==> flow/design.v <==
`timescale 1ns / 1ps
module fir_7_7(
    input clk,
    input rst,
    input [7:0] weight_data,
    input [2:0] weight_idx,
    input weight_valid,
    output weight_ready,
    input [7:0] input_data,
    input input_valid,
    output input_ready,
    output [15:0] output_data,
    input output_ready,
    output output_valid 
    );
    reg i_ready;
    reg w_ready;
    assign input_ready = i_ready;
    assign weight_ready = w_ready;
    wire [15:0] products [6:0];
    wire [15:0] sums [ 5:0];
    reg [7:0] inputs [6:0];
    reg [7:0] weights [6:0];
    reg [15:0] result;
    assign output_data = result;
    reg output_valid_delay;
    reg output_valid_r;
    assign output_valid = output_valid_r;
    always@(posedge clk)
    begin
        if(input_valid & input_ready)
            output_valid_delay <= 1;
        else
            output_valid_delay <= 0;
        output_valid_r <= output_valid_delay;
    end
    always@(posedge clk)
    begin
        if(rst)
        begin
            inputs[0] <= 0;
            inputs[1] <= 0;
            inputs[2] <= 0;
            inputs[3] <= 0;
            inputs[4] <= 0;
            inputs[5] <= 0;
            inputs[6] <= 0;
            weights[0] <= 0;
            weights[1] <= 0;
            weights[2] <= 0;
            weights[3] <= 0;
            weights[4] <= 0;
            weights[5] <= 0;
            weights[6] <= 0;
            result <= 0;
            i_ready <= 0;
            w_ready <= 0;
        end else begin
            i_ready <= 1;
            w_ready <= 1;
            if(weight_ready & weight_valid)begin
                weights[weight_idx] <= weight_data;
            end
            if(input_valid & input_ready)begin
                inputs[0] <= input_data;
                inputs[1] <= inputs[0];
                inputs[2] <= inputs[1];
                inputs[3] <= inputs[2];
                inputs[4] <= inputs[3];
                inputs[5] <= inputs[4];
                inputs[6] <= inputs[5];
            end
            if(output_valid & output_ready)begin
                result <= sums[5];
            end
        end
    end
    multiplier m0(inputs[0], weights[0], products[0]);
    multiplier m1(inputs[1], weights[1], products[1]);
    multiplier m2(inputs[2], weights[2], products[2]);
    multiplier m3(inputs[3], weights[3], products[3]);
    multiplier m4(inputs[4], weights[4], products[4]);
    multiplier m5(inputs[5], weights[5], products[5]);
    multiplier m6(inputs[6], weights[6], products[6]);
    adder a0(products[0], products[1], sums[0]);
    adder a1(products[2], products[3], sums[1]);
    adder a2(products[4], products[5], sums[2]);
    adder a3(products[6], sums[0], sums[3]);
    adder a4(sums[1], sums[2], sums[4]);
    adder a5(sums[3], sums[4], sums[5]);
endmodule
module adder(
    input [15:0] addend1,
    input [15:0] addend2,
    output [15:0] sum
    );
    assign sum = addend1 + addend2;
endmodule
module multiplier(
    input [7:0] weight_data,
    input [7:0] input_data,
    output [15:0] product
    );
    assign product = weight_data * input_data;
endmodule
Settings: LEC_CHECK=0, ABC_AREA=0, CAP_MARGIN=20, CELL_PAD_IN_SITES_DETAIL_PLACEMENT=2, CORE_ASPECT_RATIO=1.25, CORE_MARGIN=2, CORE_UTILIZATION=45, GPL_ROUTABILITY_DRIVEN=1, MAX_ROUTING_LAYER=met5, PLACE_DENSITY_LB_ADDON=0.05, SETUP_SLACK_MARGIN=-0.12, SLEW_MARGIN=20, TNS_END_PERCENT=75; clock period 10.6 ns.
run.sh (not shown) runs the stock make flow with config.mk's settings and CLKGATE_MAP_FILE=.
The first run finished with timing, DRC and antenna clean.
Change:
- CELL_PAD_IN_SITES_DETAIL_PLACEMENT: 2 -> default
- CORE_ASPECT_RATIO: 1.25 -> default
- CORE_UTILIZATION: 45 -> 70
- CTS_CLUSTER_SIZE: default -> 73
- GPL_ROUTABILITY_DRIVEN: 1 -> default
- MAX_ROUTING_LAYER: met5 -> default
- PLACE_DENSITY_LB_ADDON: 0.05 -> default
- SETUP_SLACK_MARGIN: -0.12 -> 1.08
- TNS_END_PERCENT: 75 -> default
- clock period: 10.6 -> 4.19 ns (I/O delays scaled with it)
The changed run produced a layout that fails on setup timing.
Sequential power rises by 150%.
Area after synthesis does not change.
Routed wire length falls by 16%.
Sequential share of layout area falls by 1.3 points.
Total power rises to 2.6 times its value.
Change:
- ABC_AREA: 0 -> 1
- CTS_CLUSTER_DIAMETER: default -> 228
- CTS_CLUSTER_SIZE: 73 -> default
- HOLD_SLACK_MARGIN: default -> -0.08
- TNS_END_PERCENT: default -> 5
- clock period: 4.19 -> 4.17 ns (I/O delays scaled with it)
Result:
- The changed run produced a layout that fails on setup timing
- critical path depth climbs by 4
- combinational power climbs to 9.7 times its value
- global-route usage drops by 0.77 points
- flip-flop count stays the same
- utilization drops by 3.7 points
- sequential power climbs by about 9%
- die area climbs by 4.6%
Change:
- ABC_AREA: 1 -> default
- CORE_UTILIZATION: 70 -> 59
- CTS_CLUSTER_DIAMETER: 228 -> default
- HOLD_SLACK_MARGIN: -0.08 -> default
- SETUP_SLACK_MARGIN: 1.08 -> 1.43
- TNS_END_PERCENT: 5 -> default
- clock period: 4.17 -> 5.78 ns (I/O delays scaled with it)
Result:
- The new run finished but failed the layout checks on setup timing
- cell area came out lower by 1.7%
- worst setup slack gains 1.4 ns
- clock-buffer cell count came out lower by 3
- power came out lower by 66%
- synthesized cell count came out lower by 18%
- clock power came out lower by 19%
- global-route usage came out lower by 6.7 points
- wire length came out lower by 6.0%
- critical path depth came out lower by 2
- hold slack loses 0.012 ns
- sequential cell count stays the same
Change:
- CORE_UTILIZATION: 59 -> 70
- HOLD_SLACK_MARGIN: default -> -0.08
- SETUP_SLACK_MARGIN: 1.43 -> default
- clock period: 5.78 -> 6.51 ns (I/O delays scaled with it)
The new run completed and failed the layout checks on setup timing; first-iteration DRC count rose by 60%; power fell by about 18%; final cell count fell by about 2.6%; final area fell by about 1.5%; die area fell by about 15%; wire length rose by 2.3%; critical path depth fell by 2; clock skew rose by 0.0035 ns; non-clock buffer count fell by 3.
Change:
- CORE_UTILIZATION: 70 -> 67
- HOLD_SLACK_MARGIN: -0.08 -> default
Result: The changed run completed and failed the layout checks on setup timing. Setup slack improves by 0.079 ns. Maximum frequency increases by about 1.1%. Utilization drops by 4.3 points. Synthesized cell count does not change. Power stays flat. Worst hold slack gets worse by 0.0078 ns. Wire length falls by about 1%. Final area barely changes. Register-to-register slack is better by 0.08 ns. Via count came out lower by about 2%.
Power and IR drop assume default switching activity.
